$ cat flow/run.sh
#!/bin/bash
# the make line also repeats each setting of config.mk as NAME=value (left out here)
make -C /OpenROAD-flow-scripts/flow DESIGN_CONFIG=/design/flow/config.mk WORK_HOME=/design/flow/orfs CLKGATE_MAP_FILE= finish
$ cat flow/config.mk
export PLATFORM = sky130hd
export DESIGN_NAME = fpm
export DESIGN_NICKNAME = fpm
export VERILOG_FILES = /design/flow/design.v
export SDC_FILE = /design/flow/constraint.sdc
export NUM_CORES = 4
export LEC_CHECK = 0
export CAP_MARGIN = 20
export CELL_PAD_IN_SITES_DETAIL_PLACEMENT = 1
export CORE_MARGIN = 2
export CORE_UTILIZATION = 58
export GPL_ROUTABILITY_DRIVEN = 0
export HOLD_SLACK_MARGIN = -0.08
export SLEW_MARGIN = 20
$ cat flow/constraint.sdc
create_clock -name core_clock -period 4.53 [get_ports {clk}]
set_input_delay 0.9060 -clock core_clock [delete_from_list [all_inputs] [get_ports {clk}]]
set_output_delay 0.9060 -clock core_clock [all_outputs]
set_load 0.01 [all_outputs]
$ cat flow/design.v
module fullAdder (a,b,cin,sum,ca); 
input a,b,cin;
output sum,ca;
assign sum = a ^ b ^ cin; 
assign ca= (a&b) | (a&cin) |(cin&b) ; 
endmodule
module fourBitAdder(a,b,cin,sum,ca);
input[3:0] a,b;
input [3:0]cin;
output [3:0] sum;
output [3:0]ca;
fullAdder FA_0(a[0],b[0],cin[0],sum[0],ca[0]);
fullAdder FA_1(a[1],b[1],cin[1],sum[1],ca[1]);
fullAdder FA_2(a[2],b[2],cin[2],sum[2],ca[2]);
fullAdder FA_3(a[3],b[3],cin[3],sum[3],ca[3]);
endmodule
module sixtBitAdder(a,b,cin,sum,ca);
input[15:0] a,b;
input [15:0]cin;
output[15:0] sum;
output [15:0]ca;
fourBitAdder FA_0(a[3:0],b[3:0],cin[3:0],sum[3:0],ca[3:0]);
fourBitAdder FA_1(a[7:4],b[7:4],cin[7:4],sum[7:4],ca[7:4]);
fourBitAdder FA_2(a[11:8],b[11:8],cin[11:8],sum[11:8],ca[11:8]);
fourBitAdder FA_3(a[15:12],b[15:12],cin[15:12],sum[15:12],ca[15:12]);
endmodule
module thirtBitAdder(a,b,cin,sum,ca);
input[31:0] a,b;
input [31:0]cin;
output[31:0] sum;
output [31:0]ca;
sixtBitAdder FA_0(a[15:0],b[15:0],cin[15:0],sum[15:0],ca[15:0]);
sixtBitAdder FA_1(a[31:16],b[31:16],cin[31:16],sum[31:16],ca[31:16]);
endmodule
module sixtyBitAdder(a,b,cin,sum,ca);
input [64:0] a,b;
input [64:0]cin;
output[64:0] sum;
output [64:0]ca;
assign ca[0]=1'b0;
assign sum[64:48]=17'b0;               
assign ca[64:49]=16'b0;
thirtBitAdder FA_0(a[31:0],b[31:0],cin[31:0],sum[31:0],ca[32:1]);
sixtBitAdder FA_1(a[47:32],b[47:32],cin[47:32],sum[47:32],ca[48:33]);
endmodule
module three_fa(sum,ca,a);
input [8:0][64:0]a;
output [2:0][64:0]sum,ca;
sixtyBitAdder a_0(a[0],a[1],a[2],sum[0],ca[0]);
sixtyBitAdder a_1(a[3],a[4],a[5],sum[1],ca[1]);
sixtyBitAdder a_2(a[6],a[7],a[8],sum[2],ca[2]);
endmodule
module three_fam(sum,ca,s,c);
input [4:0][64:0]s;
input [3:0][64:0]c;
output  [2:0][64:0]sum,ca;
sixtyBitAdder a_0(s[0],s[1],c[0],sum[0],ca[0]);
sixtyBitAdder a_1(c[1],s[2],c[2],sum[1],ca[1]);
sixtyBitAdder a_2(s[3],s[4],c[3],sum[2],ca[2]);
endmodule
module ppg(c,a,b);
input[31:0] a,b;
output reg[31:0][64:0] c;
reg [64:0] pp;
integer i,j;
always@(*)
begin
for(i=0;i<32;i+=1)
begin
pp=65'h0000_0000_0000_0000;
for(j=0;j<32;j+=1)
begin
pp[j+i]= a[j] & b[i];
end
c[i]=pp;
end
end
endmodule
module dff_lvl_1 (input [31:0][64:0]d,input [32:1]a2,input [32:1]b2,input [9:1]exp_c,input sign_c,input rst,input clk,output reg [31:0][64:0] q,output reg [74:1] comb);  
    always@(posedge clk )  
       if (!rst)  
       begin
          q <= 0;
          comb <= 0;
       end
       else  
       begin
          q <= d;
          comb[32:1] <= a2;
          comb[64:33] <= b2;
          comb[73:65] <= exp_c;
          comb[74] <= sign_c;  
       end
endmodule  
module dff_lvl_2 (input [9:0][64:0]d1,input [9:0][64:0]d2,input [74:1] comb,input rst,input clk,output reg [9:0][64:0] q1,output reg [9:0][64:0] q2,output reg [74:1] comb1);  
    always@(posedge clk )  
       if (!rst)  
       begin
          q1 <= 0; 
          q2 <= 0;
          comb1<=0; 
       end
       else  
       begin
          q1 <= d1;  
          q2 <= d2;
          comb1<=comb;
       end
endmodule  
module dff_lvl_3 (input [6:0][64:0]d1,input [6:0][64:0]d2,input [74:1] comb,input rst,input clk,output reg [6:0][64:0] q1,output reg [6:0][64:0] q2,output reg [74:1] comb1);  
    always@(posedge clk )  
       if (!rst)  
       begin
          q1 <= 0; 
          q2 <= 0; 
          comb1<=0; 
       end
       else  
       begin
          q1 <= d1;  
          q2 <= d2;
          comb1<=comb;
       end
endmodule  
module dff_lvl_4 (input [4:0][64:0]d1,input [4:0][64:0]d2,input [74:1] comb,input rst,input clk,output reg [4:0][64:0] q1,output reg [4:0][64:0] q2,output reg [74:1] comb1);  
    always@(posedge clk )  
       if (!rst)  
       begin
          q1 <= 0; 
          q2 <= 0; 
          comb1<=0; 
       end
       else  
       begin
          q1 <= d1;  
          q2 <= d2;
          comb1<=comb;
       end
endmodule  
module dff_lvl_5 (input [2:0][64:0]d1,input [2:0][64:0]d2,input [74:1] comb,input rst,input clk,output reg [2:0][64:0] q1,output reg [2:0][64:0] q2,output reg [74:1] comb1);  
    always@(posedge clk )  
       if (!rst)  
       begin
          q1 <= 0; 
          q2 <= 0; 
          comb1<=0; 
       end
       else  
       begin
          q1 <= d1;  
          q2 <= d2;
          comb1<=comb;
       end
endmodule  
module dff_lvl_6 (input [1:0][64:0]d1,input [1:0][64:0]d2,input [74:1] comb,input rst,input clk,output reg [1:0][64:0] q1,output reg [1:0][64:0] q2,output reg [74:1] comb1);  
    always@(posedge clk )  
       if (!rst)  
       begin
          q1 <= 0; 
          q2 <= 0; 
          comb1<=0; 
       end
       else  
       begin
          q1 <= d1;  
          q2 <= d2;
          comb1<=comb;
       end
endmodule  
module dff_lvl_7 (input [64:0]d1,input [64:0]d2,input [74:1] comb,input rst,input clk,output reg [64:0] q1,output reg [64:0] q2,output reg [74:1] comb1);  
    always@(posedge clk )  
       if (!rst)  
       begin
          q1 <= 0; 
          q2 <= 0;
          comb1<=0;  
       end
       else  
       begin
          q1 <= d1;  
          q2 <= d2;
          comb1<=comb;
       end
endmodule  
module kpga(x,ai,bi);
input ai,bi;
output reg[7:0] x;
always @(ai or bi)
if(ai==bi)
begin
if(ai==0)
x="k";
else
x="g";
end
else
x="p";
endmodule
module kpgga(x,ai,bi);
input [7:0] ai,bi;
output [7:0][7:0]x;
kpga kpg_0(x[0],ai[0],bi[0]);
kpga kpg_1(x[1],ai[1],bi[1]);
kpga kpg_2(x[2],ai[2],bi[2]);
kpga kpg_3(x[3],ai[3],bi[3]);
kpga kpg_4(x[4],ai[4],bi[4]);
kpga kpg_5(x[5],ai[5],bi[5]);
kpga kpg_6(x[6],ai[6],bi[6]);
kpga kpg_7(x[7],ai[7],bi[7]);
endmodule
module lvl #(parameter K=0) (y,x);
input [47:0][7:0]x;
output reg [47:0][7:0] y ;
integer i;
always@(*)
begin 
for(i=0;i<48;i=i+1)
begin
y[i]=x[i];
end 
for(i=47;(i-2**K)>=0;i=i-1)
begin 
if(y[i]=="k") 
begin
y[i]="k";
end 
else if(y[i]=="p")  
begin
if(y[i-2**K]=="k")
y[i]="k";
else if(y[i-2**K]=="p")
y[i]="p";
else
y[i]="g";
end
else  
begin
y[i]="g";
end 
end 
end 
endmodule
module dff_lvl (input [47:0][7:0]d,input [74:1] comb,input rst,input clk,output reg [47:0][7:0] q,output reg[47:0] wire1,output reg[47:0] wire2,input [47:0]a,input [47:0]b,output reg [74:1] comb1);  
    always@(posedge clk )  
       if (!rst)  
       begin
          q <= 0;
          wire1<=0;
          wire2<=0;  
          comb1<=0;
       end
       else  
       begin
          q <= d;  
          wire1<=a;
          wire2<=b;
          comb1<=comb;
       end
endmodule  
module dff (input [47:0]a,input [47:0]b,input [74:1] comb,input rst,input clk,output reg [47:0] c,output reg [47:0] d,output reg [74:1] comb1);  
    always @ (posedge clk )  
    begin
       if (!rst)  
       begin
         c <= 0; 
         d <= 0; 
         comb1<=0;
       end
       else  
       begin
          c <= a;
          d <= b;
          comb1<=comb;  
       end
    end
endmodule  
module ppca(y,x,comb,rst,clk,a,b,c,d,combn);
input [47:0][7:0]x;
input [47:0] a,b;
input [74:1] comb;
wire [47:0][7:0]reg1,reg2,reg3,reg4,reg5,reg6;
wire[47:0] wire6,wire7,wire8,wire9,wire10,wire11,wire12,wire13,wire14,wire15,wire16,wire17;
output  [47:0][7:0] y ;
output [47:0] c,d;
output [74:1] combn;
wire  [47:0][7:0] wire1,wire2,wire3,wire4,wire5,wire18 ;
wire [74:1] comb1,comb2,comb3,comb4,comb5,comb6;
input rst,clk;
dff_lvl c1(x,comb,rst,clk,reg1,wire6,wire7,a,b,comb1);  
lvl #(0) m1(wire1,reg1);
dff_lvl c2(wire1,comb1,rst,clk,reg2,wire8,wire9,wire6,wire7,comb2);  
lvl #(1) m2(wire2,reg2);
dff_lvl c3(wire2,comb2,rst,clk,reg3,wire10,wire11,wire8,wire9,comb3);  
lvl #(2) m3(wire3,reg3);
dff_lvl c4(wire3,comb3,rst,clk,reg4,wire12,wire13,wire10,wire11,comb4);  
lvl #(3) m4(wire4,reg4);
dff_lvl c5(wire4,comb4,rst,clk,reg5,wire14,wire15,wire12,wire13,comb5);  
lvl #(4) m5(wire5,reg5);
dff_lvl c6(wire5,comb5,rst,clk,reg6,wire16,wire17,wire14,wire15,comb6);  
lvl #(5) m6(wire18,reg6);
dff_lvl c7(wire18,comb6,rst,clk,y,c,d,wire16,wire17,combn);  
endmodule
module addera(si,a,b,xin,comb,clk,rst,comb2);
input [47:0] a,b;
input[7:0] xin;
wire [48:0][7:0]x;
integer i;
input clk,rst;
input [74:1] comb;
wire [47:0] c,d,e,f;
wire [47:0][7:0] y ;
  output reg[47:0] si;
wire [74:1] comb1;
output [74:1] comb2;
dff m1(a,b,comb,rst,clk,c,d,comb1);   
kpgga kpg_0(x[8:1],c[7:0],d[7:0]);
kpgga kpg_1(x[16:9],c[15:8],d[15:8]);
kpgga kpg_2(x[24:17],c[23:16],d[23:16]);
kpgga kpg_3(x[32:25],c[31:24],d[31:24]);
kpgga kpg_4(x[40:33],c[39:32],d[39:32]);
kpgga kpg_5(x[48:41],c[47:40],d[47:40]);
assign x[0]=xin;
ppca ppc_0(y[47:0],x[47:0],comb1,rst,clk,c,d,e,f,comb2);
always@(*)
begin
for(i=0;i<48;i=i+1)
begin
if(y[i]=="k")
si[i]=(e[i]^f[i])^0;
else
si[i]=(e[i]^f[i])^1;
end
end
endmodule
module wallace(c,a,b,a2,b2,exp_c,sign_c,clk,rst,a3,b3,exp_c3,sign_c3);
input [32:0] a,b;
output[64:0] c;
input [32:1] a2,b2;
output [32:1] a3,b3;
input sign_c;
output sign_c3;
input [9:1]exp_c;
output [9:1]exp_c3;
wire [74:1] comb1,comb2,comb3,comb4,comb5,comb6,comb7,comb8,comb9,comb10;
wire [7:0]xin;
input clk,rst;
assign xin="k";
wire [31:0][64:0] pp;
wire [31:0][64:0] pp_c;
ppg ppg_0(pp_c,a[31:0],b[31:0]);
dff_lvl_1 m1(pp_c,a2,b2,exp_c,sign_c,rst,clk,pp,comb1);  
wire  [9:0][64:0] sum_c,ca_c,sum,ca;
three_fa a_0(sum_c[2:0],ca_c[2:0],pp[8:0]);
three_fa a_1(sum_c[5:3],ca_c[5:3],pp[17:9]);
three_fa a_2(sum_c[8:6],ca_c[8:6],pp[26:18]);
sixtyBitAdder a_3(pp[27],pp[28],pp[29],sum_c[9],ca_c[9]);
dff_lvl_2 m2(sum_c,ca_c,comb1,rst,clk,sum,ca,comb2);  
wire [6:0][64:0] sum2_c,ca2_c,sum2,ca2;
three_fam a_4(sum2_c[2:0],ca2_c[2:0],sum[4:0],ca[3:0]);
three_fam a_5(sum2_c[5:3],ca2_c[5:3],ca[8:4],sum[8:5]);
sixtyBitAdder a_6(sum[9],ca[9],pp[30],sum2_c[6],ca2_c[6]);
dff_lvl_3 m3(sum2_c,ca2_c,comb2,rst,clk,sum2,ca2,comb3);  
wire [4:0][64:0] sum3_c,ca3_c,sum3,ca3;
three_fam a_7(sum3_c[2:0],ca3_c[2:0],sum2[4:0],ca2[3:0]);
sixtyBitAdder a_8(sum2[5],ca2[4],ca2[5],sum3_c[3],ca3_c[3]);
sixtyBitAdder a_9(sum2[6],ca2[6],pp[31],sum3_c[4],ca3_c[4]);
dff_lvl_4 m4(sum3_c,ca3_c,comb3,rst,clk,sum3,ca3,comb4);  
wire [2:0][64:0] sum4_c,ca4_c,sum4,ca4;
three_fam a_10(sum4_c[2:0],ca4_c[2:0],sum3[4:0],ca3[3:0]);
dff_lvl_5 m5(sum4_c,ca4_c,comb4,rst,clk,sum4,ca4,comb5);  
wire [1:0][64:0] sum5_c,ca5_c,sum5,ca5;
sixtyBitAdder a_11(sum4[0],sum4[1],ca4[0],sum5_c[0],ca5_c[0]);
sixtyBitAdder a_12(sum4[2],ca4[1],ca4[2],sum5_c[1],ca5_c[1]);
dff_lvl_6 m6(sum5_c,ca5_c,comb5,rst,clk,sum5,ca5,comb6);  
wire [64:0] sum6_c,ca6_c,sum6,ca6;
sixtyBitAdder a_13(sum5[0],sum5[1],ca5[0],sum6_c,ca6_c);
dff_lvl_7 m7(sum6_c,ca6_c,comb6,rst,clk,sum6,ca6,comb7);  
wire [64:0] sum7_c,ca7_c,sum7,ca7;
reg [64:0] ca5_d;                   
always@(posedge clk)
    if (!rst)
        ca5_d <= 0;
    else
        ca5_d <= ca5[1];
sixtyBitAdder a_14(sum6,ca5_d,ca6,sum7_c,ca7_c);
dff_lvl_7 m8(sum7_c,ca7_c,comb7,rst,clk,sum7,ca7,comb8);  
wire [64:0] sum8_c,ca8_c,sum8,ca8;
sixtyBitAdder a_15(sum7,ca3[4],ca7,sum8_c,ca8_c);
dff_lvl_7 m9(sum8_c,ca8_c,comb8,rst,clk,sum8,ca8,comb9); 
addera a_16(c[47:0],sum8[47:0],ca8[47:0],xin,comb9,clk,rst,comb10);
assign a3=comb10[32:1];
assign b3=comb10[64:33];
assign exp_c3=comb10[73:65];
assign sign_c3=comb10[74];
assign c[64:48]=0;                   
endmodule
module getval(
    input [32:1] a,
    input [32:1] b,
    output reg [32:1] man_a,
    output reg [32:1] man_b,
    output reg [8:1] exp_a,
    output reg [8:1] exp_b,
    output reg sign_a,
    output reg sign_b
);
always@(*)begin
    man_a={32'b0};
    man_b={32'b0};
    man_a [23:1] = a[23:1];
    man_b [23:1] = b[23:1];
    exp_a =a[31:24];
    exp_b =b[31:24];
    sign_a =a[32];
    sign_b =b[32];
    man_a[24]=1'b1;  
    man_b[24]=1'b1;  
    end
endmodule
module mux21(input [9:1] exp_c,input [32:1] a,input [32:1] b,output [9:1] exp_cs);
wire [9:1]exp_c2,sel;
wire s;
assign exp_c2=9'b1111_1111_1;
wire [9:1]t1,t2,t3;
assign s=((exp_c>255) ||(a[31:24]==255) ||(b[31:24]==255) );
assign sel={8{s}};
assign t1=exp_c2 & sel;
assign t2=exp_c & (~sel);
assign t3=t1|t2;
assign exp_cs=t3;
endmodule
module mux22(input ch,input [9:1]exp_c,output [9:1] exp_cs);
assign exp_cs=exp_c+ch;
endmodule
module mux23(input [65:1] man_c,input [32:1] a,input [32:1] b,output [65:1] man_cs);
wire [65:1]t1,t2,t3,t4,t5,t6,sel,sel2,man_c2,man_c3;
wire s,s2;
assign s=(a[23:1]!=0 || b[23:1]!=0);
assign sel={65{s}};
assign man_c2=65'h0000_0010_0000_0000;
assign man_c3={65{1'b0}};
assign t1=sel &man_c2;
assign t2=man_c3 & (~sel);
assign t3=t1|t2;
assign s2=( ((a[31:24]==255 && a[23:1]!=0) || (b[31:24]==255 && b[23:1]!=0)) || ((a[31:24]==255 && a[23:1]==0) || (b[31:24]==255 && b[23:1]==0)) );
assign sel2={65{s2}};
assign t4=sel2 & t3;
assign t5=man_c &(~sel2);
assign t6=t4 | t5;
assign man_cs=t6;
endmodule
module mux24(input ch,input [65:1] man_cs,input [9:1]exp_cs,input [32:1] a,input [32:1] b,output [31:1] c);
wire [65:1]t1,t2,t3,sel,man_c2,man_c3;
reg [65:1] t7;
wire s;
assign s=(a[31:1]==0 || b[31:1]==0);
assign sel={65{s}};
assign man_c2=man_cs;
assign man_c3={65{1'b0}};
assign t1=man_c3 & sel;
assign t2=man_c2 & (~sel);
assign t3=t1|t2;
wire [9:1] t4,t5,t6,sel2,exp_c2,exp_c3;
assign sel2={9{s}};
assign exp_c2={9{1'b0}};
assign exp_c3=exp_cs;
assign t4= exp_c2 & sel2;
assign t5= exp_c3 & (~sel2);
assign t6=t4|t5;
always@(*)
if(ch==1'b1)
t7[47:25]=t3[47:25];
else
t7[47:25]=t3[46:24];
assign c[23:1]=t7[47:25];
assign c[31:24] =t6[8:1];
endmodule
module dff_lvl_p2 (input [31:0]a1,input [31:0]a2,input [32:0]d1,input [32:0]d2,input [7:0]d3,input [7:0]d4,input d5,input d6,input rst,input clk,output reg [31:0] b1,output reg [31:0] b2,output reg [32:0] q1,output reg [32:0] q2,output reg [7:0] q3,output reg [7:0] q4,output reg q5,output reg q6);  
     always@(posedge clk )  
       if (!rst)  
       begin
          q1 <= 0;
          q2 <= 0;
          q3 <= 0;
          q4 <= 0;
          q5 <= 0;
          q6 <= 0;
          b1 <= 0;
          b2 <= 0; 
       end
       else  
       begin
          q1 <= d1;
          q2 <= d2;
          q3 <= d3;
          q4 <= d4;
          q5 <= d5;
          q6 <= d6;
          b1 <= a1;
          b2 <= a2;  
       end
endmodule  
module dff_lvl_p1 (input [32:1]a,input [32:1]b,input rst,input clk,output reg [31:0] c,output reg [31:0] d);  
    always@(posedge clk )  
       if (!rst)  
       begin
          c <= 0; 
          d <= 0; 
       end
       else  
       begin
          c <= a;  
          d <= b;
       end
endmodule 
module dff_lvl_p3 (input a,input [8:1]b,input [32:1]c,input rst,input clk,output reg [31:0] q);  
    always@(posedge clk )  
       if (!rst)  
       begin
          q <= 0; 
       end
       else  
       begin
          q[31]<=a;
          q[30:23]<=b;
          q[22:0]<=c[23:1];
       end
endmodule  
module fpm(
    input [32:1] a,
    input [32:1] b,
    input clk,
    input rst,
    input in_valid,
    output  [32:1] c,
    output out_valid
    );
wire [33:1] w_MAN_a,w_MAN_a2;         
wire [33:1] w_MAN_b,w_MAN_b2;         
wire [8:1] exp_a,exp_b,exp_a2,exp_b2;        
wire [32:1] a1,b1,a2,b2,a3,b3;      
wire sign_a,sign_b,sign_a2,sign_b2;          
reg sign_c;
wire sign_c3;                                
reg [9:1] r_EXP_c;
wire [9:1] w_EXP_c3;                         
wire [9:1] w_EXP_cs;
wire [9:1] w_EXP_cs2;
wire [65:1] w_MAN_c;                         
wire [65:1] w_MAN_cs;
assign w_MAN_a[33]=1'b0;
assign w_MAN_b[33]=1'b0;
reg [19:1] r_VALID;
always@(posedge clk)
    if (!rst)
        r_VALID <= 0;
    else
        r_VALID <= {r_VALID[18:1],in_valid};
assign out_valid=r_VALID[19];
dff_lvl_p1 p1(a,b,rst,clk,a1,b1);
getval m0(a1,b1,w_MAN_a[32:1],w_MAN_b[32:1],exp_a,exp_b,sign_a,sign_b);           
dff_lvl_p2 p2(a1,b1,w_MAN_a,w_MAN_b,exp_a,exp_b,sign_a,sign_b,rst,clk,a2,b2,w_MAN_a2,w_MAN_b2,exp_a2,exp_b2,sign_a2,sign_b2);
always@(*)
begin
    sign_c=sign_a2^sign_b2;
    r_EXP_c=exp_a2+exp_b2-127;
end
wallace m1(w_MAN_c,w_MAN_a2,w_MAN_b2,a2,b2,r_EXP_c,sign_c,clk,rst ,a3,b3,w_EXP_c3,sign_c3 );                                              
    mux22 m2(w_MAN_c[48],w_EXP_c3,w_EXP_cs);             
    mux21 m3(w_EXP_cs,a3,b3,w_EXP_cs2);                  
    mux23 m4(w_MAN_c,a3,b3,w_MAN_cs);                    
    mux24 m5(w_MAN_c[48],w_MAN_cs,w_EXP_cs2,a3,b3,c[31:1]);    
assign c[32]=sign_c3;
endmodule
==> impl_metrics.ini, run 1 <==
; generated from flow reports
[drt]
drt_iter0_markers = 4423
drt_pass1_iterations = 5
wl_per_cell_um = 19.7
drt-total-wl_mm = 337
vias = 87300
viasPerCell = 5.10
antenna_left = 0
drcViolationCount = 0

[logic_synthesis]
ys_sh_xor = 0.00581
synth_area_mm2 = 0.155
synth_flops = 4959
synth-async-reset-ratio = 0
synth-compound-area-share = 0.0190
logic_family = simple AND/OR/NAND/NOR gates
synth-edff-count = 0
yosysTopAreaCellShare = 0.641
ys_sh_simple = 0.236
synthMostInstantiatedCell = dfxtp_1
yosys_cells = 13206
fa_ha_area_frac = 0.0796
area_leaders = dfxtp_1 64%, and2_1 14%, fa_1 6.3%
ys_seq_share = 0.641
synthTopCellsByCount = 4,959 x dfxtp_1, 3,590 x and2_1, 706 x and3_1
yosys_area_mm2 = 0.155
synth_area_per_cell_um2 = 11.7
ys_sh_mux = 0.0000646
yosysTopAreaCell = dfxtp_1
netlist_instances = 13206
yosysUniqueCellTypes = 61
yosysWarnings = 24
ys.flop_type = dfxtp_1

[critical_path]
cp-end-kind = output pin
crit_family = simple AND/OR/NAND/NOR gates
cp.buffers_inverters = 1
critical_path_depth = 5
worstPathRequired_ps = 3620
crit_fanout = 2
r2r-start = m1.a_16.ppc_0.c1.q[374]
critical_path.endpoint = c[13]
crit_top_cell = or4_1
cp-startpoint = m1.a_16.ppc_0.c7.comb1[53]
reg2reg_depth = 8
r2r-end = m1.a_16.ppc_0.c6.q[346]
crit_arrival_ps = 3480
reg2reg_slack_ps = 360
cp_cell_sequence = or4_1, or4_1, o41ai_4, o32ai_1, clkdlybuf4s50_1
path_class = flip-flop to output pin
startpoint_type = flip-flop
critPathSlowestCell = or4_1
max_stage_delay_ps = 590

[placed_design]
hpwl_mm = 206
dpl_worst_slack_ps = 327
post-place-cells = 16239
port_buffers = 99

[worst_hold_path]
holdPathStages = 1
hp-class = flip-flop to flip-flop
holdPathEnd = m1.a_16.ppc_0.c3.wire1[45]
hold_start = m1.a_16.ppc_0.c2.wire1[45]

[clocking]
cts_root_buf = clkbuf_16
cts.sinks = 4959
htree_levels = 5
numCtsBuffers = 470
insertion_delay_ps = 960
cts_tree = yes
clk_path_buf_depth = 4
hold_buffers = 0
clkTransAtPathRegs_ps = 60

[power]
power.net_switching_w = 0.0176
leakage_nw = 76.5
power_frac_seq = 0.517
ir_drop_mv = 0.506
powerClk_w = 0.0401
swShare = 0.205
seq-power_w = 0.0444
combPwrFrac = 0.017
power_leader = sequential cells
clkPwrFrac = 0.466
p_int_w = 0.0684
combinationalPower_w = 0.00145
power_density_mw_per_mm2 = 491

[global_routing]
antenna_found_initial = 38
grt_max_degree = 335
first_global_vias = 96375
grt_overflow = 0
grt_util_all_layers = 0.248
grt_pass1_wl_mm = 535

[timing]
fin_skew_ps = 39.6
timing.final.ws_setup_ps = 144
final-setup-viol-count = 0
fmax_mhz = 228
grt_setup_unrepaired = no
hold_violations = 0
max_slew_margin = 0.198
slew_violations = 0
fin_crit_ps = 4390
tns_ps = 0
hold_ws_ps = 401
max_slew.worst_pin.slew_ps = 1200
fin_crit_sh = 0.968

[layout]
fin_nets = 13946
fin_cells = 17114
fin_util = 0.659
synthToLayoutAreaGrowth_pct = 12.9

[die]
die_w_um = 521
rows = 189
core_area_mm2 = 0.266
fp_util = 0.584
dieArea_mm2 = 0.271
io_pins = 100
die_h_um = 521

[run_status]
status = finished clean

[run]
warnings = 85
drv_cap = 0
## per-stage QoR
step / instance area (um^2) / power, W
floorplan: 155000 / 0.0462
global placement: 159000 / 0.0467
detailed placement: 159000 / 0.0468
CTS: 175000 / 0.0867
global route: 175000 / 0.0887
finish: 175000 / 0.0859
## routing by layer
layer  up-vias  GRT usage  part of all wire
met5         -          0                 0
met4         0     0.0823             0.030
met3       619     0.0268             0.031
met2      1246      0.433              0.49
met1     43537      0.322              0.44
li1      41898          -                 -
## what timing repair did
action	in CTS	in global routing
gates resized	10	7
endpoints found under the setup margin	31	26
pin swaps	6	0
buffers inserted	6	0
gates cloned	2	0
## layout make-up
| class | instances | area, um^2 |
|---|---|---|
| flip-flops and latches | 4959 | 99300 |
| fillers | 25868 | 90500 |
| multi-input cells | 7489 | 53000 |
| clock buffers | 700 | 14000 |
| well taps | 3533 | 4420 |
| clock inverters | 154 | 2080 |
| repair buffers | 189 | 1960 |
| inverters | 77 | 297 |
| diodes | 13 | 32.5 |
==> inputs of run 2 (changes only) <==
Settings changed: ABC_AREA set to 1, CELL_PAD_IN_SITES_DETAIL_PLACEMENT 1 to unset, CORE_UTILIZATION 58 to 72, CTS_CLUSTER_DIAMETER set to 105, GPL_ROUTABILITY_DRIVEN 0 to unset, HOLD_SLACK_MARGIN -0.08 to unset.
Clock period 4.53 ns to 2.69 ns, I/O delays scaled along.
==> run 2 against run 1 <==
The layout now fails its checks (setup timing). Core utilization is 16 points higher. Design area is 3.4% higher. Sequential share of layout area fell by 1.9 points. Synthesized area rose by 2.9%. Clock-buffer cell count down 44. Synthesized cell count grew 31%. Combinational power grew 100%. Critical path type unchanged. Largest cell class unchanged. Highest routed layer is now met5.
==> impl_metrics.ini, run 2 <==
; generated from flow reports
[worst_hold_path]
hold_start = in_valid
holdPathEnd = r_VALID[1]
hp-class = primary input to flip-flop
holdPathStages = 3

[critical_path]
critPathSlowestCell = dfxtp_4
reg2reg_depth = 11
critical_path.endpoint = c[25]
cp.buffers_inverters = 4
cp-end-kind = output pin
path_class = flip-flop to output pin
crit_fanout = 7
cp-startpoint = m1.a_16.ppc_0.c1.q[374]
critical_path_depth = 15
r2r-start = m1.a_16.ppc_0.c1.q[374]
r2r-end = m1.a_16.ppc_0.c5.q[164]
crit_arrival_ps = 3040
startpoint_type = flip-flop
max_stage_delay_ps = 370
worstPathRequired_ps = 2150
cp_cell_sequence = inv_8, nor2_4, nand2_4, xor2_4, ha_4, ha_4, nand2_4, nor3b_4, nand3_2, nand2_2, nand3_4, buf_6, o21ai_2, inv_1, buf_6
crit_family = simple AND/OR/NAND/NOR gates
reg2reg_slack_ps = 280

[drt]
viasPerCell = 4.66
drt_pass1_iterations = 6
vias = 97639
wl_per_cell_um = 14.6
antenna_left = 0
drcViolationCount = 0
drt_iter0_markers = 6496
drt-total-wl_mm = 306

[run_status]
status = failed layout checks
check-failures = setup timing

[timing]
max_slew.worst_pin.slew_ps = 1080
final-setup-viol-count = 31
grt_setup_unrepaired = yes
slew_violations = 0
fin_skew_ps = 86.4
max_slew_margin = 0.273
fin_crit_sh = 1.33
timing.final.ws_setup_ps = -891
hold_violations = 0
fmax_mhz = 279
fin_crit_ps = 3580

[die]
fp_util = 0.725
core_area_mm2 = 0.220
dieArea_mm2 = 0.225
rows = 172
die_w_um = 475
io_pins = 100
die_h_um = 475

[logic_synthesis]
synthMostInstantiatedCell = dfxtp_1
ys.flop_type = dfxtp_1
synth-edff-count = 0
yosys_area_mm2 = 0.160
ys_sh_xor = 0.00444
ys_sh_mux = 0
netlist_instances = 17329
yosysTopAreaCellShare = 0.622
synthTopCellsByCount = 4,959 x dfxtp_1, 4,044 x inv_1, 3,920 x nand2_1
synth-compound-area-share = 0.0122
yosysWarnings = 24
area_leaders = dfxtp_1 62%, inv_1 9.5%, nand2_1 9.2%
synth_area_mm2 = 0.160
ys_sh_simple = 0.171
fa_ha_area_frac = 0.0773
yosysTopAreaCell = dfxtp_1
yosysUniqueCellTypes = 48
logic_family = simple AND/OR/NAND/NOR gates
synth_area_per_cell_um2 = 9.20
synth-async-reset-ratio = 0
yosys_cells = 17329
ys_seq_share = 0.622
synth_flops = 4959

[global_routing]
grt_overflow = 0
grt_pass1_wl_mm = 491
grt_max_degree = 166
grt_util_all_layers = 0.273
antenna_found_initial = 12
first_global_vias = 95300

[power]
power.net_switching_w = 0.0288
power_frac_seq = 0.518
powerClk_w = 0.0665
ir_drop_mv = 0.729
leakage_nw = 103
seq-power_w = 0.0745
p_int_w = 0.115
clkPwrFrac = 0.462
power_density_mw_per_mm2 = 796
combPwrFrac = 0.020
report.power.total_w = 0.144
power_leader = sequential cells
combinationalPower_w = 0.00293
swShare = 0.200

[layout]
fin_cells = 20955
seq_area_mm2 = 0.0993
synthToLayoutAreaGrowth_pct = 13.5
fillers = 13386
mi_logic_area_mm2 = 0.0426
fin_nets = 18381

[clocking]
numCtsBuffers = 465
cts_root_buf = clkbuf_16
clk_path_buf_depth = 4
cts_tree = yes
clkTransAtPathRegs_ps = 60
htree_levels = 5
insertion_delay_ps = 1010
cts.sinks = 4959

[placed_design]
port_buffers = 99
hpwl_mm = 196
finalWeightedCongestion = 0.836
post-place-cells = 20071

[run]
warnings = 65
drv_cap = 0
-- run 2: layer usage --
metal  up-vias  GRT usage  part of all wire
li1      50400          -                 -
met5         -          0          0.000039
met3       650     0.0348             0.045
met1     44619      0.366              0.45
met4         2      0.110             0.040
met2      1968      0.452              0.47
-- run 2: layout make-up --
cell class	instances	area share
Clock inverter	179	0.0138
Tap cell	2958	0.0205
Antenna cell	8	0.000111
Timing Repair inverter	2	0.000124
Inverter	4050	0.0841
Multi-Input combinational cell	7714	0.236
Clock buffer	656	0.0738
Sequential cell	4959	0.549
Timing Repair Buffer	429	0.0233
-- run 2: stage by stage --
| stage | area, um^2 | setup slack, ps | hold slack, ps | setup TNS, ps | utilization |
|---|---|---|---|---|---|
| detailed placement | 164000 | -259 | 395 | -1970 | 0.747 |
| floorplan | 160000 | -41.3 | 390 | -259 | - |
| finish | 181000 | -891 | 93.0 | -14970 | 0.823 |
| global route | 181000 | -1060 | 49.3 | -19270 | 0.823 |
| CTS | 180000 | -936 | 26.1 | -20520 | 0.821 |
| global placement | 164000 | -269 | 392 | -1950 | 0.747 |
-- run 2: timing repair --
action                                  CTS  global route
cloned                                    4             2
hold buffers                              1             0
endpoints found under the setup margin   31            32
setup buffers                            12            24
gates resized                           128           131
pin swaps                                25            39
hold endpoints to repair                  1             0
==> inputs of run 3 (changes only) <==
Settings changed: CAP_MARGIN 20 to 0, SLEW_MARGIN 20 to 40.
==> run 3 against run 2 <==
The layout still fails its checks (setup timing). Sequential cell count did not move. Sequential share of layout area barely moved. Core utilization barely moved. Final cell count did not move. Routed wire length barely moved. Design area barely moved. Die area did not move. Clock power barely moved. Largest cell class unchanged.
==> impl_metrics.ini, run 3 <==
; generated from flow reports
[power]
seq-power_w = 0.0745
ir_drop_mv = 0.731
leakage_nw = 103
power.net_switching_w = 0.0288
powerClk_w = 0.0665
power_frac_seq = 0.518
swShare = 0.200
power_leader = sequential cells
p_int_w = 0.115
combPwrFrac = 0.020
clkPwrFrac = 0.462
power_density_mw_per_mm2 = 796
combinationalPower_w = 0.00293

[worst_hold_path]
hp-class = primary input to flip-flop
hold_start = a[9]
holdPathStages = 3
holdPathEnd = p1.c[8]

[placed_design]
finalWeightedCongestion = 0.836
dpl_worst_slack_ps = -259
port_buffers = 99
post-place-cells = 20071
place_area_mm2 = 0.164
hpwl_mm = 196

[layout]
fin_util = 0.823
fin_cells = 20955
synthToLayoutAreaGrowth_pct = 13.5
final_area_mm2 = 0.181
fin_nets = 18381

[run_status]
status = failed layout checks
check-failures = setup timing

[timing]
fin_crit_ps = 3580
final-setup-viol-count = 31
timing.final.ws_setup_ps = -890
fin_crit_sh = 1.33
max_slew_margin = 0.423
fmax_mhz = 279
hold_ws_ps = 95.8
slew_violations = 0
max_slew.worst_pin.slew_ps = 866
hold_violations = 0
fin_skew_ps = 81.8
grt_setup_unrepaired = yes

[clocking]
clk_path_buf_depth = 4
numCtsBuffers = 465
htree_levels = 5
clkTransAtPathRegs_ps = 60
cts_tree = yes
cts_root_buf = clkbuf_16
cts.sinks = 4959
insertion_delay_ps = 1010

[logic_synthesis]
ys.flop_type = dfxtp_1
synth_flops = 4959
netlist_instances = 17329
yosysUniqueCellTypes = 48
yosysTopAreaCellShare = 0.622
yosysWarnings = 24
synth-compound-area-share = 0.0122
synth-async-reset-ratio = 0
synthTopCellsByCount = 4,959 x dfxtp_1, 4,044 x inv_1, 3,920 x nand2_1
yosys_cells = 17329
ys_sh_xor = 0.00444
ys_sh_simple = 0.171
logic_family = simple AND/OR/NAND/NOR gates
synth-edff-count = 0
yosysTopAreaCell = dfxtp_1
ys_sh_mux = 0
synthMostInstantiatedCell = dfxtp_1
ys_seq_share = 0.622
synth_area_mm2 = 0.160
area_leaders = dfxtp_1 62%, inv_1 9.5%, nand2_1 9.2%
synth_area_per_cell_um2 = 9.20
fa_ha_area_frac = 0.0773
yosys_area_mm2 = 0.160

[die]
die_h_um = 475
fp_util = 0.725
die_w_um = 475
io_pins = 100
rows = 172
core_area_mm2 = 0.220
dieArea_mm2 = 0.225

[critical_path]
cp_cell_sequence = inv_8, nor2_4, nand2_4, xor2_4, ha_4, ha_4, nand2_4, nor3b_4, nand3_2, nand2_2, nand3_4, buf_6, o21ai_2, inv_1, buf_6
critPathSlowestCell = dfxtp_4
crit_family = simple AND/OR/NAND/NOR gates
r2r-start = m1.a_16.ppc_0.c1.q[374]
cp-startpoint = m1.a_16.ppc_0.c1.q[374]
r2r-end = m1.a_16.ppc_0.c5.q[164]
max_stage_delay_ps = 370
critical_path.endpoint = c[25]
crit_fanout = 7
reg2reg_depth = 11
startpoint_type = flip-flop
cp-end-kind = output pin
crit_arrival_ps = 3040
reg2reg_slack_ps = 290
critical_path_depth = 15
cp.buffers_inverters = 4
path_class = flip-flop to output pin
worstPathRequired_ps = 2150

[drt]
drt_pass1_iterations = 6
drcViolationCount = 0
viasPerCell = 4.66
drt_iter0_markers = 6469
wl_per_cell_um = 14.6
vias = 97628
drt-total-wl_mm = 306
antenna_left = 0

[global_routing]
grt_pass1_wl_mm = 491
grt_util_all_layers = 0.273
grt_max_degree = 166
first_global_vias = 95300
grt_overflow = 0
antenna_found_initial = 12

[run]
warnings = 65
drv_cap = 0
run 3: repair_timing:
item,in CTS,in global routing
hold buffers,1,0
hold endpoints to repair,1,0
gates cloned,4,2
setup buffers,12,24
endpoints found under the setup margin,31,32
pin swaps,25,39
gates resized,128,131
run 3: cell type report:
class,instances,area (um^2)
sequential,4959,99300
multi-input combinational,7714,42600
fill,13382,39000
inverter,4050,15200
clock buffer,656,13400
timing repair buffer,429,4220
tap,2958,3700
clock inverter,179,2500
timing repair inverter,2,22.5
antenna,8,20.0
run 3: metal layers:
layer / up-vias / global-route usage / wire (um)
li1: 50401 / - / -
met1: 44583 / 0.366 / 136000
met2: 1978 / 0.452 / 144000
met3: 664 / 0.0348 / 14000
met4: 2 / 0.110 / 12400
met5: - / 0 / 12
run 3: per-stage QoR:
stage | setup TNS, ps | power (W)
floorplan | -259 | 0.0781
global placement | -1950 | 0.0790
detailed placement | -1970 | 0.0791
global route | -19270 | 0.148
CTS | -20520 | 0.145
finish | -14910 | 0.144
==> inputs of run 4 (changes only) <==
Settings changed: ABC_AREA 1 to unset, CAP_MARGIN 0 to 20, CORE_UTILIZATION 72 to 66, CTS_CLUSTER_DIAMETER 105 to unset, SLEW_MARGIN 40 to 20.
Clock period 2.69 ns to 2.59 ns, I/O delays scaled along.
==> run 4 against run 3 <==
Synthesized cell count decreased by 24%. Sequential power increased by 4.0%. Sequential cell count unchanged. Critical path type unchanged. Sequential share of layout area increased by 1.5 points. Global-route usage decreased by 3.8 points. Die area increased by 6.0%. The layout still fails its checks (setup timing). Hold slack improved by 24 ps. Worst setup slack got worse by 120 ps. First-iteration DRC count decreased by 25%. Register-to-register slack got worse by 190 ps. Clock power increased by 2%.
==> impl_metrics.ini, run 4 <==
; generated from flow reports
[logic_synthesis]
ys.flop_type = dfxtp_1
synth-edff-count = 0
yosys_area_mm2 = 0.155
yosysTopAreaCellShare = 0.641
synthTopCellsByCount = 4,959 x dfxtp_1, 3,590 x and2_1, 706 x and3_1
netlist_instances = 13206
ys_seq_share = 0.641
synth_area_mm2 = 0.155
yosysWarnings = 24
area_leaders = dfxtp_1 64%, and2_1 14%, fa_1 6.3%
synthMostInstantiatedCell = dfxtp_1
yosys_cells = 13206
yosysTopAreaCell = dfxtp_1
logic_family = simple AND/OR/NAND/NOR gates
yosysUniqueCellTypes = 61
synth-compound-area-share = 0.0190
fa_ha_area_frac = 0.0796
synth_flops = 4959
synth-async-reset-ratio = 0
ys_sh_simple = 0.236
ys_sh_xor = 0.00581
synth_area_per_cell_um2 = 11.7
ys_sh_mux = 0.0000646

[run_status]
check-failures = setup timing
status = failed layout checks

[critical_path]
worstPathRequired_ps = 2070
r2r-start = m1.a_16.ppc_0.c1.q[374]
crit_arrival_ps = 3080
cp-end-kind = output pin
cp.buffers_inverters = 4
r2r-end = m1.a_16.ppc_0.c6.q[346]
critical_path.endpoint = c[29]
critical_path_depth = 9
crit_fanout = 8
critPathSlowestCell = or4_4
reg2reg_depth = 7
startpoint_type = flip-flop
path_class = flip-flop to output pin
crit_family = simple AND/OR/NAND/NOR gates
max_stage_delay_ps = 450
cp_cell_sequence = nor4_4, nand4_1, buf_4, or4_4, buf_6, nand2_4, buf_12, a31oi_4, buf_2
cp-startpoint = m1.a_16.ppc_0.c7.comb1[41]
reg2reg_slack_ps = 100

[drt]
drt_iter0_markers = 4833
vias = 84795
drt_pass1_iterations = 5
antenna_left = 0
drt-total-wl_mm = 281
drcViolationCount = 0
wl_per_cell_um = 16.6
viasPerCell = 5.02

[global_routing]
first_global_vias = 85660
grt_overflow = 0
grt_max_degree = 241
grt_util_all_layers = 0.235
grt_pass1_wl_mm = 450
antenna_found_initial = 26

[die]
core_area_mm2 = 0.233
die_h_um = 489
io_pins = 100
rows = 177
fp_util = 0.665
die_w_um = 489
dieArea_mm2 = 0.239

[worst_hold_path]
hold_start = b[8]
hp-class = primary input to flip-flop
holdPathEnd = p1.d[7]
holdPathStages = 2

[placed_design]
finalWeightedCongestion = 0.845
hpwl_mm = 180
port_buffers = 99
place_area_mm2 = 0.160
dpl_worst_slack_ps = -683

[clocking]
cts_root_buf = clkbuf_16
clk_path_buf_depth = 4
cts.sinks = 4959
htree_levels = 5
clkTransAtPathRegs_ps = 60
numCtsBuffers = 467
insertion_delay_ps = 980
cts_tree = yes

[run]
warnings = 104
drv_cap = 0

[timing]
fin_skew_ps = 56.6
fin_crit_ps = 3600
max_slew.worst_pin.slew_ps = 1130
hold_violations = 0
grt_setup_unrepaired = yes
fmax_mhz = 278
fin_crit_sh = 1.39
timing.final.ws_setup_ps = -1010
slew_violations = 0
final-setup-viol-count = 31
tns_ps = -30380
max_slew_margin = 0.249

[power]
ir_drop_mv = 0.690
power_leader = sequential cells
power_density_mw_per_mm2 = 841
power.net_switching_w = 0.0297
combinationalPower_w = 0.00267
combPwrFrac = 0.018
clkPwrFrac = 0.459
seq-power_w = 0.0775
power_frac_seq = 0.523
powerClk_w = 0.0680
p_int_w = 0.119
leakage_nw = 77.6
swShare = 0.200

[layout]
fin_nets = 14148
fillers = 15397
fin_util = 0.756
synthToLayoutAreaGrowth_pct = 13.6
final_area_mm2 = 0.176
[run 4: area by class of cell]
cell class              instances  area (um^2)  share of cell area
diodes                         11         27.5            0.000156
clock buffers                 673        13700              0.0779
clock inverters               165         2010              0.0114
inverters                      77          297             0.00168
multi-input cells            7487        53200               0.302
flip-flops and latches       4959        99300               0.564
well taps                    3132         3920              0.0223
repair buffers                396         3640              0.0207
[run 4: timing repair]
item                                    4_1_cts  5_1_grt
setup buffers                                 1        0
gates resized                               163       17
pin swaps                                     7        3
endpoints found under the setup margin       39       36
endpoints found under the hold margin        34        0
gates cloned                                  2        1
hold buffers                                  1        0
[run 4: per-layer routing]
layer / wire [um] / up-vias / track usage
li1: - / 42307 / -
met1: 132000 / 40530 / 0.326
met2: 129000 / 1379 / 0.381
met3: 10900 / 577 / 0.0330
met4: 8610 / 2 / 0.0807
met5: 13 / - / 0
[run 4: metrics by stage]
stage / power [W] / hold slack, ps / cells
6_report: 0.148 / 120 / 16900
5_1_grt: 0.153 / 85.0 / 16891
4_1_cts: 0.149 / 55.1 / 16888
3_5_place_dp: 0.0819 / 415 / 16047
3_3_place_gp: 0.0818 / 397 / 16047
2_1_floorplan: 0.0807 / 393 / 13214
==> inputs of run 5 (changes only) <==
Settings changed: CAP_MARGIN 20 to 35, CELL_PAD_IN_SITES_DETAIL_PLACEMENT set to 0, CORE_ASPECT_RATIO set to 1.15, CORE_UTILIZATION 66 to 72, CTS_CLUSTER_DIAMETER set to 55, CTS_CLUSTER_SIZE set to 36, GPL_ROUTABILITY_DRIVEN set to 0, GPL_TIMING_DRIVEN set to 1, MAX_ROUTING_LAYER set to met5, PLACE_DENSITY set to 0.37, SETUP_SLACK_MARGIN set to -0.27, SLEW_MARGIN 20 to 30.
Clock period 2.59 ns to 2.76 ns, I/O delays scaled along.
==> run 5 against run 4 <==
Worst setup slack improved by 160 ps. Final cell count decreased by 4.9%. Non-clock buffer count decreased by 83. Still fails the layout checks on setup timing. Clock power decreased by 41%. Largest power group unchanged. Combinational power decreased by 11%. Clock skew decreased by 14 ps. Highest routed layer is now met4. Routed wire length decreased by 4.7%.
==> impl_metrics.ini, run 5 <==
; generated from flow reports
[run_status]
status = failed layout checks
check-failures = setup timing

[timing]
fin_crit_ps = 3610
hold_ws_ps = 139
max_slew_margin = 0.341
hold_violations = 0
fin_crit_sh = 1.31
fin_skew_ps = 42.8
grt_setup_unrepaired = yes
final-setup-viol-count = 31
timing.final.ws_setup_ps = -848
fmax_mhz = 277
slew_violations = 0
max_slew.worst_pin.slew_ps = 989

[die]
core_area_mm2 = 0.214
rows = 182
fp_util = 0.725
io_pins = 100
die_w_um = 437
dieArea_mm2 = 0.219
die_h_um = 502

[logic_synthesis]
ys_sh_xor = 0.00581
yosys_cells = 13206
area_leaders = dfxtp_1 64%, and2_1 14%, fa_1 6.3%
ys_sh_simple = 0.236
synth-async-reset-ratio = 0
yosysTopAreaCellShare = 0.641
synth_flops = 4959
synth_area_per_cell_um2 = 11.7
ys_seq_share = 0.641
logic_family = simple AND/OR/NAND/NOR gates
ys_sh_mux = 0.0000646
synth_area_mm2 = 0.155
synth-edff-count = 0
ys.flop_type = dfxtp_1
yosysWarnings = 24
yosysUniqueCellTypes = 61
yosysTopAreaCell = dfxtp_1
fa_ha_area_frac = 0.0796
synth-compound-area-share = 0.0190
synthTopCellsByCount = 4,959 x dfxtp_1, 3,590 x and2_1, 706 x and3_1
yosys_area_mm2 = 0.155
synthMostInstantiatedCell = dfxtp_1
netlist_instances = 13206

[drt]
drt-total-wl_mm = 268
drt_pass1_iterations = 6
viasPerCell = 5.15
vias = 82780
drt_iter0_markers = 4823
antenna_left = 0
wl_per_cell_um = 16.7
drcViolationCount = 0

[power]
power_leader = sequential cells
p_int_w = 0.0893
swShare = 0.224
power.net_switching_w = 0.0258
power_density_mw_per_mm2 = 690
powerClk_w = 0.0400
report.power.total_w = 0.115
clkPwrFrac = 0.347
combinationalPower_w = 0.00238
seq-power_w = 0.0727
combPwrFrac = 0.021
power_frac_seq = 0.632
ir_drop_mv = 0.716
leakage_nw = 73.0

[global_routing]
first_global_vias = 82486
antenna_found_initial = 16
grt_util_all_layers = 0.245
grt_overflow = 0
grt_pass1_wl_mm = 431
grt_max_degree = 275

[placed_design]
port_buffers = 99
dpl_worst_slack_ps = -717
hpwl_mm = 176

[run]
warnings = 88
drv_cap = 0

[clocking]
cts.sinks = 4959
cts_root_buf = clkbuf_16
numCtsBuffers = 204
clk_path_buf_depth = 3
insertion_delay_ps = 890
clkTransAtPathRegs_ps = 110
cts_tree = yes
htree_levels = 4
hold_buffers = 0

[critical_path]
critPathSlowestCell = or4_4
worstPathRequired_ps = 2210
crit_fanout = 5
r2r-start = m1.a_16.ppc_0.c1.q[374]
critical_path.endpoint = c[9]
max_stage_delay_ps = 550
cp-startpoint = m1.a_16.ppc_0.c7.comb1[45]
critical_path_depth = 9
cp-end-kind = output pin
cp.buffers_inverters = 4
cp_cell_sequence = nor4_4, nand4_1, or4_4, nand3_4, buf_6, buf_6, buf_4, a211oi_2, buf_2
r2r-end = m1.a_16.ppc_0.c2.q[186]
crit_arrival_ps = 3060
path_class = flip-flop to output pin
reg2reg_depth = 7
reg2reg_slack_ps = 80
startpoint_type = flip-flop
crit_family = simple AND/OR/NAND/NOR gates
crit_top_cell = buf_6

[layout]
fillers = 13570
fin_nets = 13802
synthToLayoutAreaGrowth_pct = 7.65

[worst_hold_path]
holdPathStages = 2
holdPathEnd = m1.a_16.m1.c[10]
hp-class = primary input to flip-flop
hold_start = rst
[run 5: final cells by class]
class,instances,area [um^2],area share
Tap cell,2852,3570,0.0214
Clock buffer,219,5370,0.0322
Inverter,77,297,0.00178
Multi-Input combinational cell,7487,53100,0.318
Timing Repair Buffer,313,2930,0.0176
Clock inverter,154,2290,0.0137
Sequential cell,4959,99300,0.595
Antenna cell,6,15.0,0.0000900
[run 5: repair_timing]
| action | in CTS | in global routing |
|---|---|---|
| pin swaps | 14 | 4 |
| setup endpoints to repair | 31 | 38 |
| cloned | 1 | 0 |
| resized | 176 | 14 |
| buffers inserted | 15 | 2 |
[run 5: stage by stage]
stage          setup TNS, ps  instance area, um^2  instances   util
3_3_place_gp          -21160               159000      15675  0.743
3_5_place_dp          -21360               159000      15675  0.743
6_report              -22550               167000      16067  0.780
2_1_floorplan          -1270               155000      13214      -
4_1_cts               -25120               167000      16060  0.780
5_1_grt               -26550               167000      16062  0.780
[run 5: layer usage]
metal / up-vias / GRT usage / wire length (um)
li1: 41443 / - / -
met1: 39795 / 0.329 / 121000
met2: 1166 / 0.421 / 131000
met3: 376 / 0.0284 / 9440
met4: 0 / 0.0682 / 6900
met5: - / 0 / 0
==> inputs of run 6 (changes only) <==
Settings changed: ABC_AREA set to 1, CAP_MARGIN 35 to 20, CELL_PAD_IN_SITES_DETAIL_PLACEMENT 0 to unset, CORE_ASPECT_RATIO 1.15 to unset, CORE_UTILIZATION 72 to 35, CTS_CLUSTER_DIAMETER 55 to unset, CTS_CLUSTER_SIZE 36 to unset, GPL_ROUTABILITY_DRIVEN 0 to unset, GPL_TIMING_DRIVEN 1 to unset, MAX_ROUTING_LAYER met5 to unset, PLACE_DENSITY 0.37 to unset, SETUP_SLACK_MARGIN -0.27 to unset, SLEW_MARGIN 30 to 20, TNS_END_PERCENT set to 55.
Clock period 2.76 ns to 5.0 ns, I/O delays scaled along.
==> run 6 against run 5 <==
The run now finishes clean. Register-to-register slack improved by 1700 ps. Routed wire length increased by 12%. Worst setup slack improved by 1200 ps. Hold slack improved by 210 ps. Core utilization decreased by 38 points. Sequential power decreased by 45%. Global-route usage decreased by 12 points. Combinational power decreased by 36%. Design area increased by 9.3%. First-iteration DRC count increased by 6.1%. Clock power decreased by about 10%. Via count increased by 14%. Highest routed layer unchanged.
==> impl_metrics.ini, run 6 <==
; generated from flow reports
[drt]
wl_per_cell_um = 12.7
drt_iter0_markers = 5118
drcViolationCount = 0
drt_pass1_iterations = 5
antenna_left = 0
vias = 94437
viasPerCell = 3.97
drt-total-wl_mm = 301

[worst_hold_path]
hold_start = m1.a_16.ppc_0.c3.wire2[46]
hp-class = flip-flop to flip-flop
holdPathStages = 2
holdPathEnd = m1.a_16.ppc_0.c4.wire2[46]

[power]
leakage_nw = 102
ir_drop_mv = 0.311
power.net_switching_w = 0.0161
combinationalPower_w = 0.00152
power_frac_seq = 0.517
seq-power_w = 0.0401
power_density_mw_per_mm2 = 426
p_int_w = 0.0615
clkPwrFrac = 0.464
power_leader = sequential cells
powerClk_w = 0.0360
swShare = 0.208
combPwrFrac = 0.020

[critical_path]
path_class = flip-flop to output pin
crit_top_cell = nand2_1
cp_cell_sequence = inv_6, nor2_1, nand2_1, xor2_2, ha_1, ha_1, nand2_1, nor3b_2, nand3_1, nand2_1, nand3_1, o21ai_0, inv_1, clkdlybuf4s50_1
cp-end-kind = output pin
reg2reg_depth = 9
crit_arrival_ps = 3660
critical_path_depth = 14
crit_family = simple AND/OR/NAND/NOR gates
crit_fanout = 10
worstPathRequired_ps = 4000
reg2reg_slack_ps = 1750
critical_path.endpoint = c[24]
startpoint_type = flip-flop
cp-startpoint = m1.a_16.ppc_0.c1.q[374]
r2r-start = m1.a_16.ppc_0.c1.q[374]
cp.buffers_inverters = 3
r2r-end = m1.a_16.ppc_0.c3.q[276]
max_stage_delay_ps = 470
critPathSlowestCell = clkdlybuf4s50_1

[clocking]
insertion_delay_ps = 960
cts_root_buf = clkbuf_16
clkTransAtPathRegs_ps = 60
htree_levels = 5
hold_buffers = 0
cts_tree = yes
clk_path_buf_depth = 4
cts.sinks = 4959
cts_resized = 0
numCtsBuffers = 462
cts_setup_buffers = 0

[logic_synthesis]
ys_seq_share = 0.622
ys_sh_mux = 0
yosys_cells = 17329
synthTopCellsByCount = 4,959 x dfxtp_1, 4,044 x inv_1, 3,920 x nand2_1
synth_area_per_cell_um2 = 9.20
ys_sh_xor = 0.00444
synth_area_mm2 = 0.160
yosysTopAreaCellShare = 0.622
yosysTopAreaCell = dfxtp_1
yosys_area_mm2 = 0.160
yosysWarnings = 24
synth-edff-count = 0
area_leaders = dfxtp_1 62%, inv_1 9.5%, nand2_1 9.2%
synth-compound-area-share = 0.0122
logic_family = simple AND/OR/NAND/NOR gates
ys_sh_simple = 0.171
yosysUniqueCellTypes = 48
fa_ha_area_frac = 0.0773
synth_flops = 4959
synthMostInstantiatedCell = dfxtp_1
synth-async-reset-ratio = 0
netlist_instances = 17329
ys.flop_type = dfxtp_1

[run]
drv_cap = 0
warnings = 73

[timing]
final-setup-viol-count = 0
hold_violations = 0
fin_crit_sh = 0.933
slew_violations = 0
fin_skew_ps = 68.7
max_slew.worst_pin.slew_ps = 1070
hold_ws_ps = 347
max_slew_margin = 0.289
fmax_mhz = 214
fin_crit_ps = 4660

[die]
dieArea_mm2 = 0.461
die_w_um = 679
io_pins = 100
core_area_mm2 = 0.453
die_h_um = 679
fp_util = 0.352
rows = 247

[global_routing]
first_global_vias = 90943
grt_pass1_wl_mm = 487
antenna_found_initial = 5
grt_overflow = 0
grt_max_degree = 227
grt_util_all_layers = 0.130

[layout]
synthToLayoutAreaGrowth_pct = 14.4
fin_cells = 23765
fin_nets = 18162

[placed_design]
post-place-cells = 22914
port_buffers = 99
finalWeightedCongestion = 0.798
hpwl_mm = 199

[run_status]
status = finished clean
## run 6: metrics by stage
step | TNS (ps) | setup slack, ps | power (W) | utilization | instance area (um^2)
finish | 0 | 336 | 0.0776 | 0.403 | 182000
detailed placement | 0 | 1210 | 0.0425 | 0.367 | 166000
global route | -7.10 | -7.10 | 0.0804 | 0.403 | 182000
floorplan | 0 | 1500 | 0.0420 | - | 160000
CTS | 0 | 126 | 0.0786 | 0.403 | 182000
global placement | 0 | 1160 | 0.0425 | 0.367 | 166000
## run 6: metal layers
metal | GRT usage | routed length, um
met1 | 0.190 | 155000
met2 | 0.197 | 126000
met3 | 0.0179 | 12500
met4 | 0.0402 | 8460
met5 | 0 | 0
## run 6: layout make-up
class	instances	area, um^2
diodes	4	10.0
clock buffers	662	13500
clock inverters	185	2440
fillers	44532	271000
inverters	4050	15200
multi-input cells	7714	42300
flip-flops and latches	4959	99300
well taps	5976	7480
repair buffers	215	2220
==> inputs of run 7 (changes only) <==
Settings changed: ABC_AREA 1 to unset, CORE_ASPECT_RATIO set to 0.71, CORE_UTILIZATION 35 to 72, SETUP_SLACK_MARGIN set to 0.39, TNS_END_PERCENT 55 to unset.
Clock period 5.0 ns to 3.31 ns, I/O delays scaled along.
==> run 7 against run 6 <==
Total power increased by 45%. Combinational power increased by about 30%. Critical path type unchanged. Register-to-register slack got worse by 1200 ps. Sequential power increased by 51%. Now fails the layout checks on setup timing. Sequential share of layout area increased by 3.1 points. Largest power group unchanged. Worst setup slack got worse by 1800 ps.
==> impl_metrics.ini, run 7 <==
; generated from flow reports
[placed_design]
finalWeightedCongestion = 0.890
hpwl_mm = 184
port_buffers = 99
place_area_mm2 = 0.158

[global_routing]
first_global_vias = 89720
grt_max_degree = 303
grt_util_all_layers = 0.273
antenna_found_initial = 22
grt_overflow = 0
grt_pass1_wl_mm = 476

[drt]
vias = 86173
viasPerCell = 5.27
drt-total-wl_mm = 297
drt_pass1_iterations = 6
drt_iter0_markers = 6110
wl_per_cell_um = 18.2
drcViolationCount = 0
antenna_left = 0

[critical_path]
critical_path.endpoint = c[7]
cp-startpoint = m1.a_16.ppc_0.c7.comb1[45]
reg2reg_slack_ps = 560
cp-end-kind = output pin
crit_fanout = 6
cp_cell_sequence = nor4_4, buf_4, nand4_1, buf_12, or4_4, nand3_4, buf_12, buf_16, and3b_1, buf_2
r2r-end = m1.a_16.ppc_0.c4.q[219]
crit_arrival_ps = 4100
startpoint_type = flip-flop
crit_top_cell = buf_12
r2r-start = m1.a_16.ppc_0.c1.q[374]
path_class = flip-flop to output pin
max_stage_delay_ps = 810
reg2reg_depth = 7
cp.buffers_inverters = 5
crit_family = simple AND/OR/NAND/NOR gates
worstPathRequired_ps = 2650
critical_path_depth = 10
critPathSlowestCell = nand4_1

[logic_synthesis]
synth-async-reset-ratio = 0
yosysTopAreaCell = dfxtp_1
yosys_area_mm2 = 0.155
ys_seq_share = 0.641
yosysUniqueCellTypes = 61
yosysWarnings = 24
ys_sh_mux = 0.0000646
netlist_instances = 13206
yosys_cells = 13206
yosysTopAreaCellShare = 0.641
synth-edff-count = 0
synthTopCellsByCount = 4,959 x dfxtp_1, 3,590 x and2_1, 706 x and3_1
synth_area_mm2 = 0.155
area_leaders = dfxtp_1 64%, and2_1 14%, fa_1 6.3%
ys.flop_type = dfxtp_1
synthMostInstantiatedCell = dfxtp_1
fa_ha_area_frac = 0.0796
synth_area_per_cell_um2 = 11.7
ys_sh_xor = 0.00581
synth-compound-area-share = 0.0190
logic_family = simple AND/OR/NAND/NOR gates
ys_sh_simple = 0.236
synth_flops = 4959

[clocking]
cts_root_buf = clkbuf_16
htree_levels = 5
numCtsBuffers = 415
cts.sinks = 4959
hold_buffers = 0
insertion_delay_ps = 900
clk_path_buf_depth = 4
clkTransAtPathRegs_ps = 60
cts_tree = yes

[timing]
final-setup-viol-count = 31
hold_violations = 0
timing.final.ws_setup_ps = -1450
tns_ps = -43270
slew_violations = 0
fin_crit_sh = 1.44
fin_crit_ps = 4760
grt_setup_unrepaired = yes
fmax_mhz = 210
fin_skew_ps = 48.5
max_slew.worst_pin.slew_ps = 1220
max_slew_margin = 0.185

[power]
power.net_switching_w = 0.0227
power_density_mw_per_mm2 = 650
power_leader = sequential cells
ir_drop_mv = 0.645
clkPwrFrac = 0.441
combinationalPower_w = 0.00198
powerClk_w = 0.0495
p_int_w = 0.0896
power_frac_seq = 0.541
seq-power_w = 0.0607
swShare = 0.202
leakage_nw = 75.9
combPwrFrac = 0.018
report.power.total_w = 0.112

[run]
warnings = 146
drv_cap = 0

[run_status]
check-failures = setup timing
status = failed layout checks

[die]
die_w_um = 555
io_pins = 100
core_area_mm2 = 0.214
rows = 143
dieArea_mm2 = 0.219
fp_util = 0.724
die_h_um = 395

[layout]
synthToLayoutAreaGrowth_pct = 11.4
final_area_mm2 = 0.173
fillers = 12314
fin_nets = 13939

[worst_hold_path]
holdPathEnd = p1.d[21]
holdPathStages = 2
hold_start = b[22]
hp-class = primary input to flip-flop
-- run 7: per-stage QoR --
stage | utilization | hold slack [ps] | cells | setup WS [ps]
2_1_floorplan | - | 393 | 13214 | 401
3_3_place_gp | 0.740 | 401 | 15579 | -951
3_5_place_dp | 0.740 | 409 | 15579 | -941
4_1_cts | 0.807 | 291 | 16326 | -1590
5_1_grt | 0.807 | 337 | 16329 | -1590
6_report | 0.807 | 356 | 16341 | -1450
-- run 7: cell type report --
class / instances / area (um^2) / area share
inverters: 77 / 297 / 0.00172
clock inverters: 146 / 1880 / 0.0109
diodes: 12 / 30.0 / 0.000174
multi-input cells: 7487 / 53100 / 0.307
well taps: 2827 / 3540 / 0.0205
flip-flops and latches: 4959 / 99300 / 0.575
clock buffers: 594 / 12200 / 0.0705
repair buffers: 239 / 2420 / 0.0140
-- run 7: per-layer routing --
layer / part of all wire / up-vias / GRT usage
met5: 0.000044 / - / 0
met4: 0.025 / 2 / 0.0762
met3: 0.051 / 526 / 0.0343
met2: 0.48 / 1880 / 0.466
met1: 0.44 / 41896 / 0.368
li1: - / 41869 / -
-- run 7: what timing repair did --
action                                  in CTS  in global routing
endpoints found under the setup margin      33                 35
resized                                    160                  9
pin swaps                                    3                  2
gates cloned                                 3                  0
buffers inserted                             4                  3
==> inputs of run 8 (changes only) <==
Settings changed: ABC_AREA set to 1, CAP_MARGIN 20 to 40, CORE_ASPECT_RATIO 0.71 to unset, CTS_CLUSTER_DIAMETER set to 105, SETUP_SLACK_MARGIN 0.39 to 0.68, SLEW_MARGIN 20 to 40.
Clock period 3.31 ns to 2.69 ns, I/O delays scaled along.
==> run 8 against run 7 <==
The layout fails its checks (antenna rules, setup timing). Critical path depth increased by 5. Clock power increased by 35%. Sequential power increased by 23%. Synthesized area increased by 2.9%. Clock-buffer cell count increased by 62. Worst setup slack improved by 560 ps. Global-route usage increased by 0.45 points. Clock skew increased by 37 ps. Register-to-register slack got worse by 60 ps. Sequential share of layout area decreased by 3.1 points. Die area increased by 2.9%. Total power increased by 29%. Critical path type unchanged. Critical endpoint is now c[25]. Largest cell class unchanged.
==> impl_metrics.ini, run 8 <==
; generated from flow reports
[global_routing]
grt_max_degree = 166
antenna_found_initial = 11
grt_overflow = 0
first_global_vias = 95682
grt_pass1_wl_mm = 497
grt_util_all_layers = 0.277

[drt]
vias = 98760
drt_iter0_markers = 6846
drcViolationCount = 0
antenna_left = 1
viasPerCell = 4.70
drt-total-wl_mm = 319
wl_per_cell_um = 15.2
drt_pass1_iterations = 8

[critical_path]
critical_path_depth = 15
critical_path.endpoint = c[25]
r2r-end = m1.a_16.ppc_0.c4.q[163]
max_stage_delay_ps = 370
crit_arrival_ps = 3050
startpoint_type = flip-flop
cp-end-kind = output pin
reg2reg_depth = 12
cp-startpoint = m1.a_16.ppc_0.c1.q[374]
cp_cell_sequence = inv_8, nor2_4, nand2_4, xor2_4, ha_4, ha_4, nand2_4, nor3b_4, nand3_2, nand2_2, nand3_4, buf_6, o21ai_2, inv_1, buf_6
critPathSlowestCell = dfxtp_4
reg2reg_slack_ps = 500
cp.buffers_inverters = 4
path_class = flip-flop to output pin
worstPathRequired_ps = 2150
crit_fanout = 7
crit_family = simple AND/OR/NAND/NOR gates
r2r-start = m1.a_16.ppc_0.c1.q[374]

[logic_synthesis]
yosysWarnings = 24
synth-compound-area-share = 0.0122
ys_sh_simple = 0.171
ys_sh_mux = 0
area_leaders = dfxtp_1 62%, inv_1 9.5%, nand2_1 9.2%
ys.flop_type = dfxtp_1
synth_area_per_cell_um2 = 9.20
fa_ha_area_frac = 0.0773
yosys_cells = 17329
synthTopCellsByCount = 4,959 x dfxtp_1, 4,044 x inv_1, 3,920 x nand2_1
synth_flops = 4959
synthMostInstantiatedCell = dfxtp_1
yosysUniqueCellTypes = 48
synth-edff-count = 0
ys_sh_xor = 0.00444
yosysTopAreaCell = dfxtp_1
ys_seq_share = 0.622
logic_family = simple AND/OR/NAND/NOR gates
yosysTopAreaCellShare = 0.622
netlist_instances = 17329
synth_area_mm2 = 0.160
yosys_area_mm2 = 0.160
synth-async-reset-ratio = 0

[clocking]
insertion_delay_ps = 1010
htree_levels = 5
cts_tree = yes
cts.sinks = 4959
clk_path_buf_depth = 4
clkTransAtPathRegs_ps = 60
cts_root_buf = clkbuf_16
numCtsBuffers = 465

[timing]
slew_violations = 0
fmax_mhz = 279
fin_skew_ps = 85.9
fin_crit_sh = 1.33
hold_ws_ps = 88.6
fin_crit_ps = 3580
max_slew_margin = 0.498
timing.final.ws_setup_ps = -893
grt_setup_unrepaired = yes
final-setup-viol-count = 31
max_slew.worst_pin.slew_ps = 754
hold_violations = 0

[power]
p_int_w = 0.115
seq-power_w = 0.0746
power_frac_seq = 0.517
power.net_switching_w = 0.0291
power_leader = sequential cells
power_density_mw_per_mm2 = 790
clkPwrFrac = 0.461
combinationalPower_w = 0.00323
combPwrFrac = 0.022
swShare = 0.201
powerClk_w = 0.0666
ir_drop_mv = 0.727
leakage_nw = 103

[worst_hold_path]
holdPathStages = 3
hold_start = in_valid
holdPathEnd = r_VALID[1]
hp-class = primary input to flip-flop

[placed_design]
place_area_mm2 = 0.164
port_buffers = 99
finalWeightedCongestion = 0.836
hpwl_mm = 196

[layout]
final_area_mm2 = 0.183
fin_nets = 18429
fillers = 13065
synthToLayoutAreaGrowth_pct = 14.5

[die]
die_h_um = 475
rows = 172
fp_util = 0.725
core_area_mm2 = 0.220
io_pins = 100
die_w_um = 475
dieArea_mm2 = 0.225

[run]
drv_cap = 0
warnings = 95

[run_status]
status = failed layout checks
check-failures = antenna rules, setup timing
==> run 8: metrics by stage <==
| step | setup TNS [ps] | setup WS (ps) | cells | utilization | total power (W) |
|---|---|---|---|---|---|
| CTS | -20800 | -936 | 20935 | 0.822 | 0.145 |
| global route | -18980 | -1030 | 21001 | 0.830 | 0.149 |
| global placement | -1950 | -269 | 20071 | 0.747 | 0.0790 |
| finish | -15070 | -893 | 21006 | 0.830 | 0.144 |
| floorplan | -259 | -41.3 | 17337 | - | 0.0781 |
| detailed placement | -1970 | -259 | 20071 | 0.747 | 0.0791 |
==> run 8: cell type report <==
cell class | count | area [um^2] | area share
Sequential cell | 4959 | 99300 | 0.544
Multi-Input combinational cell | 7714 | 43400 | 0.237
Inverter | 4050 | 15200 | 0.0833
Clock buffer | 656 | 13400 | 0.0731
Timing Repair Buffer | 477 | 5150 | 0.0282
Tap cell | 2958 | 3700 | 0.0203
Clock inverter | 179 | 2500 | 0.0137
Antenna cell | 11 | 27.5 | 0.000151
Timing Repair inverter | 2 | 22.5 | 0.000123
==> run 8: metal layers <==
layer,share of wire,global-route usage
met1,0.43,0.370
met2,0.47,0.458
met3,0.051,0.0358
met4,0.048,0.117
met5,0.000038,0
==> run 8: what timing repair did <==
| action | CTS | global route |
|---|---|---|
| resized | 160 | 279 |
| setup endpoints to repair | 786 | 161 |
| gates cloned | 11 | 20 |
| hold endpoints to repair | 1 | 0 |
| pin swaps | 26 | 60 |
| setup buffers | 17 | 40 |
| hold buffers | 1 | 0 |
Power and IR drop assume default switching activity.
